alpha:
## desiredDrive_reg
module desiredDrive_reg(
    input clk, rst_n,
    input [11:0] avg_torque,
    input [4:0] cadence,
    input not_pedaling,
    input [12:0] incline,
    input [2:0] scale,
    output logic [11:0] target_curr
);
For scale: about 48 I/O pins.
clock: 11.3 ns
lec_check: 0
abc_area: 0
cap_margin: 40
core_margin: 2
core_utilization: 72
cts_cluster_diameter: 224
cts_cluster_size: 64
gpl_routability_driven: 1
gpl_timing_driven: 1
max_routing_layer: met4
place_density: 0.35
slew_margin: 35
tns_end_percent: 90
run.sh (not shown) runs the stock make flow with config.mk's settings and CLKGATE_MAP_FILE=.
Every stage of alpha finished as expected; the final checks, on the other hand, flagged setup timing, which means the layout fails.
Setup changes, alpha to delta
- GPL_TIMING_DRIVEN removed (was 1)
- ABC_AREA changed from 0 to 1
- TNS_END_PERCENT removed (was 90)
- SLEW_MARGIN changed from 35 to 20
- SETUP_SLACK_MARGIN newly set to 0.52
- CTS_CLUSTER_DIAMETER removed (was 224)
- MAX_ROUTING_LAYER removed (was met4)
- CAP_MARGIN changed from 40 to 20
- GPL_ROUTABILITY_DRIVEN removed (was 1)
- CTS_CLUSTER_SIZE removed (was 64)
- PLACE_DENSITY removed (was 0.35)
- the clock period (ns, I/O delays scaled along) changed from 11.3 to 5.99
- Relative to alpha, area of the mapped netlist increased by about 1.2% in delta.
- delta failed in clock tree synthesis (4_1_cts) with DPL-0038.
- Finished, but not clean: alpha, with setup timing.
- Delta (delta minus alpha): fraction of synthesized area in multiplexers saw a decrease; y dimension of the die saw an increase; placed standard-cell area saw an increase.

---

The RTL this note starts from:
==> flow/design.v <==
module incline_sat(
    input [12:0] incline,
    output [9:0] incline_sat
);
assign incline_sat = (~incline[12] && |incline[12:9]) ? 10'h1FF : 
                    (incline[12] && ~(&incline[12:9])) ? 10'h200 : incline[9:0];
endmodule
module desiredDrive(
    input [11:0] avg_torque,
    input [4:0] cadence,
    input not_pedaling,
    input [12:0] incline,
    input [2:0] scale,
    output [11:0] target_curr
);
localparam TORQUE_MIN = 12'h380;
localparam TOO_SMALL = 5'h05;
logic [9:0] inc_sat;
incline_sat i1( .incline(incline), .incline_sat(inc_sat));
logic [10:0] incline_factor;
assign incline_factor = {inc_sat[9], inc_sat[9:0]} + 11'd256;
logic [8:0] incline_factor_limit;
assign incline_factor_limit = (incline_factor[10] == 1'b1) ? 9'h000 : (incline_factor[9]) ? 9'h1FF : incline_factor[8:0];
logic [5:0] cadence_factor;
assign cadence_factor = (|cadence[4:1]) ? ({1'b0, cadence} + 6'd32) : 6'h00;
logic [12:0]torque_off;
assign torque_off = {1'b0, avg_torque} - {1'b0, TORQUE_MIN};
logic [12:0] torque_pos;
assign torque_pos = (torque_off[12] == 1'b1) ? 12'h000 : torque_off[11:0];
logic [30:0]assist_prod;
assign assist_prod = not_pedaling ? 30'h00000000 : (torque_pos * incline_factor_limit * cadence_factor * scale);
assign target_curr = (|assist_prod[29:27]) ? 12'hFFF : assist_prod[26:15];
endmodule
module desiredDrive_reg(
    input clk, rst_n,
    input [11:0] avg_torque,
    input [4:0] cadence,
    input not_pedaling,
    input [12:0] incline,
    input [2:0] scale,
    output logic [11:0] target_curr
);
logic [11:0] avg_torque_r;
logic [4:0] cadence_r;
logic not_pedaling_r;
logic [12:0] incline_r;
logic [2:0] scale_r;
logic [11:0] target_curr_nxt;
always_ff @(posedge clk, negedge rst_n) begin
    if (!rst_n) begin
        avg_torque_r <= 12'h000;
        cadence_r <= 5'h00;
        not_pedaling_r <= 1'b0;
        incline_r <= 13'h0000;
        scale_r <= 3'h0;
    end
    else begin
        avg_torque_r <= avg_torque;
        cadence_r <= cadence;
        not_pedaling_r <= not_pedaling;
        incline_r <= incline;
        scale_r <= scale;
    end
end
desiredDrive iDD(.avg_torque(avg_torque_r), .cadence(cadence_r), .not_pedaling(not_pedaling_r),
                 .incline(incline_r), .scale(scale_r), .target_curr(target_curr_nxt));
always_ff @(posedge clk, negedge rst_n) begin
    if (!rst_n)
        target_curr <= 12'h000;
    else
        target_curr <= target_curr_nxt;
end
endmodule
==> flow/config.mk <==
export PLATFORM = sky130hd
export DESIGN_NAME = desiredDrive_reg
export DESIGN_NICKNAME = desiredDrive_reg
export VERILOG_FILES = /design/flow/design.v
export SDC_FILE = /design/flow/constraint.sdc
export NUM_CORES = 4
export LEC_CHECK = 0
export ABC_AREA = 0
export CAP_MARGIN = 0
export CORE_MARGIN = 8
export CORE_UTILIZATION = 39
export CTS_CLUSTER_DIAMETER = 198
export CTS_CLUSTER_SIZE = 43
export GPL_ROUTABILITY_DRIVEN = 0
export GPL_TIMING_DRIVEN = 1
export MAX_ROUTING_LAYER = met4
export PLACE_DENSITY_LB_ADDON = 0.21
export SETUP_SLACK_MARGIN = 2.67
export SLEW_MARGIN = 35
export TNS_END_PERCENT = 90
==> flow/constraint.sdc <==
create_clock -name core_clock -period 14.5 [get_ports {clk}]
set_input_delay 2.9000 -clock core_clock [delete_from_list [all_inputs] [get_ports {clk}]]
set_output_delay 2.9000 -clock core_clock [all_outputs]
set_load 0.01 [all_outputs]
The first run went through all stages and came out clean.
Then changed:
- CAP_MARGIN: 0 -> 40
- CORE_MARGIN: 8 -> 2
- CORE_UTILIZATION: 39 -> 72
- CTS_CLUSTER_DIAMETER: 198 -> default
- CTS_CLUSTER_SIZE: 43 -> 86
- GPL_ROUTABILITY_DRIVEN: 0 -> 1
- PLACE_DENSITY: default -> 0.38
- PLACE_DENSITY_LB_ADDON: 0.21 -> default
- SETUP_SLACK_MARGIN: 2.67 -> default
- clock period: 14.5 -> 11.6 ns (I/O delays scaled with it)
Core utilization climbs by 38 points.
Cell area drops by a few percent.
Critical path depth climbs by 1.
Wire length drops slightly.
Register-to-register slack is worse by 2800 ps.
Non-clock buffer count climbs by 24.
Then changed:
- ABC_AREA: 0 -> default
- CAP_MARGIN: 40 -> 20
- CORE_UTILIZATION: 72 -> 64
- CTS_CLUSTER_SIZE: 86 -> default
- GPL_ROUTABILITY_DRIVEN: 1 -> default
- GPL_TIMING_DRIVEN: 1 -> default
- MAX_ROUTING_LAYER: met4 -> default
- PLACE_DENSITY: 0.38 -> default
- SLEW_MARGIN: 35 -> 20
- TNS_END_PERCENT: 90 -> default
- clock period: 11.6 -> 9.84 ns (I/O delays scaled with it)
This time the run ran to the end with violations: setup timing.
First-iteration DRC count came out higher by about a fifth.
Global-route usage is higher by 3.7 points.
Sequential share of layout area came out lower by 1.3 points.
Wire length rises by a quarter to a third.
Hold slack gets better by 32 ps.

---

Starts from the design.v that is shown in full above.
Settings: LEC_CHECK=0, ABC_AREA=0, CAP_MARGIN=0, CORE_MARGIN=2, CORE_UTILIZATION=72, CTS_CLUSTER_SIZE=64, GPL_ROUTABILITY_DRIVEN=1, GPL_TIMING_DRIVEN=1, MAX_ROUTING_LAYER=met4, PLACE_DENSITY_LB_ADDON=0.0, SLEW_MARGIN=35, TNS_END_PERCENT=90; clock period 11.3 ns.
The starting point reached the layout checks and failed them: setup timing.
Rerun with:
==> flow/config.mk (replaced) <==
export PLATFORM = sky130hd
export DESIGN_NAME = desiredDrive_reg
export DESIGN_NICKNAME = desiredDrive_reg
export VERILOG_FILES = /design/flow/design.v
export SDC_FILE = /design/flow/constraint.sdc
export NUM_CORES = 4
export LEC_CHECK = 0
export CAP_MARGIN = 40
export CORE_MARGIN = 2
export CORE_UTILIZATION = 72
export PLACE_DENSITY = 0.38
export SLEW_MARGIN = 20
==> flow/constraint.sdc (replaced) <==
create_clock -name core_clock -period 11.2 [get_ports {clk}]
set_input_delay 2.2400 -clock core_clock [delete_from_list [all_inputs] [get_ports {clk}]]
set_output_delay 2.2400 -clock core_clock [all_outputs]
set_load 0.01 [all_outputs]
Outcome: The changed run reached the layout checks and failed them: setup timing. Area after synthesis stays the same. Fmax is lower by about 11%. Die area does not change.
Rerun with:
--- a/flow/config.mk
+++ b/flow/config.mk
@@ -6,7 +6,6 @@
 export NUM_CORES = 4
 export LEC_CHECK = 0
-export CAP_MARGIN = 40
+export CAP_MARGIN = 20
 export CORE_MARGIN = 2
-export CORE_UTILIZATION = 72
-export PLACE_DENSITY = 0.38
+export CORE_UTILIZATION = 40
 export SLEW_MARGIN = 20
==> flow/constraint.sdc (replaced) <==
create_clock -name core_clock -period 13.0 [get_ports {clk}]
set_input_delay 2.6000 -clock core_clock [delete_from_list [all_inputs] [get_ports {clk}]]
set_output_delay 2.6000 -clock core_clock [all_outputs]
set_load 0.01 [all_outputs]
After rerunning:
- Now the flow ran to the end with no violations
- setup slack improved by 2.9 ns
- final area decreases by about a fifth
- synthesized cell count stays the same
- cell count climbs slightly
- maximum frequency came out higher by roughly a tenth
- utilization falls by 49 points
- via count decreases by a quarter to a third
- die size rose by well over a third
- count of clock-buffer cells in the layout is unchanged
- global-route usage went down by 23 points
Rerun with:
--- a/flow/config.mk
+++ b/flow/config.mk
@@ -6,6 +6,11 @@
 export NUM_CORES = 4
 export LEC_CHECK = 0
-export CAP_MARGIN = 20
+export ABC_AREA = 1
+export CAP_MARGIN = 10
 export CORE_MARGIN = 2
 export CORE_UTILIZATION = 40
-export SLEW_MARGIN = 20
+export CTS_CLUSTER_DIAMETER = 31
+export HOLD_SLACK_MARGIN = 0.19
+export PLACE_DENSITY = 0.4
+export SLEW_MARGIN = 35
+export TNS_END_PERCENT = 100
The changed run produced a clean layout.
Register-to-register slack gains 0.21 ns.
Clock skew barely changes.
First-iteration DRC count is lower by roughly a tenth.
Rerun with:
--- a/flow/config.mk
+++ b/flow/config.mk
@@ -7,10 +7,9 @@
 export LEC_CHECK = 0
 export ABC_AREA = 1
-export CAP_MARGIN = 10
+export CAP_MARGIN = 20
 export CORE_MARGIN = 2
 export CORE_UTILIZATION = 40
 export CTS_CLUSTER_DIAMETER = 31
 export HOLD_SLACK_MARGIN = 0.19
-export PLACE_DENSITY = 0.4
-export SLEW_MARGIN = 35
+export SLEW_MARGIN = 20
 export TNS_END_PERCENT = 100
Result:
- wire length decreases by 9.7%
- clock-buffer cell count is higher by 2
- hold slack improved by 0.0050 ns
- sequential share of layout area hardly moves
Rerun with:
--- a/flow/config.mk
+++ b/flow/config.mk
@@ -6,10 +6,8 @@
 export NUM_CORES = 4
 export LEC_CHECK = 0
-export ABC_AREA = 1
 export CAP_MARGIN = 20
+export CORE_ASPECT_RATIO = 1.75
 export CORE_MARGIN = 2
 export CORE_UTILIZATION = 40
-export CTS_CLUSTER_DIAMETER = 31
-export HOLD_SLACK_MARGIN = 0.19
+export MAX_ROUTING_LAYER = met4
 export SLEW_MARGIN = 20
-export TNS_END_PERCENT = 100
Final area drops by 1.1%.
Via count came out lower by 6.2%.
Worst setup slack got worse by 0.023 ns.
Synthesized cell count fell by 13%.
Fmax barely changes.
Register-to-register slack gets worse by 0.02 ns.
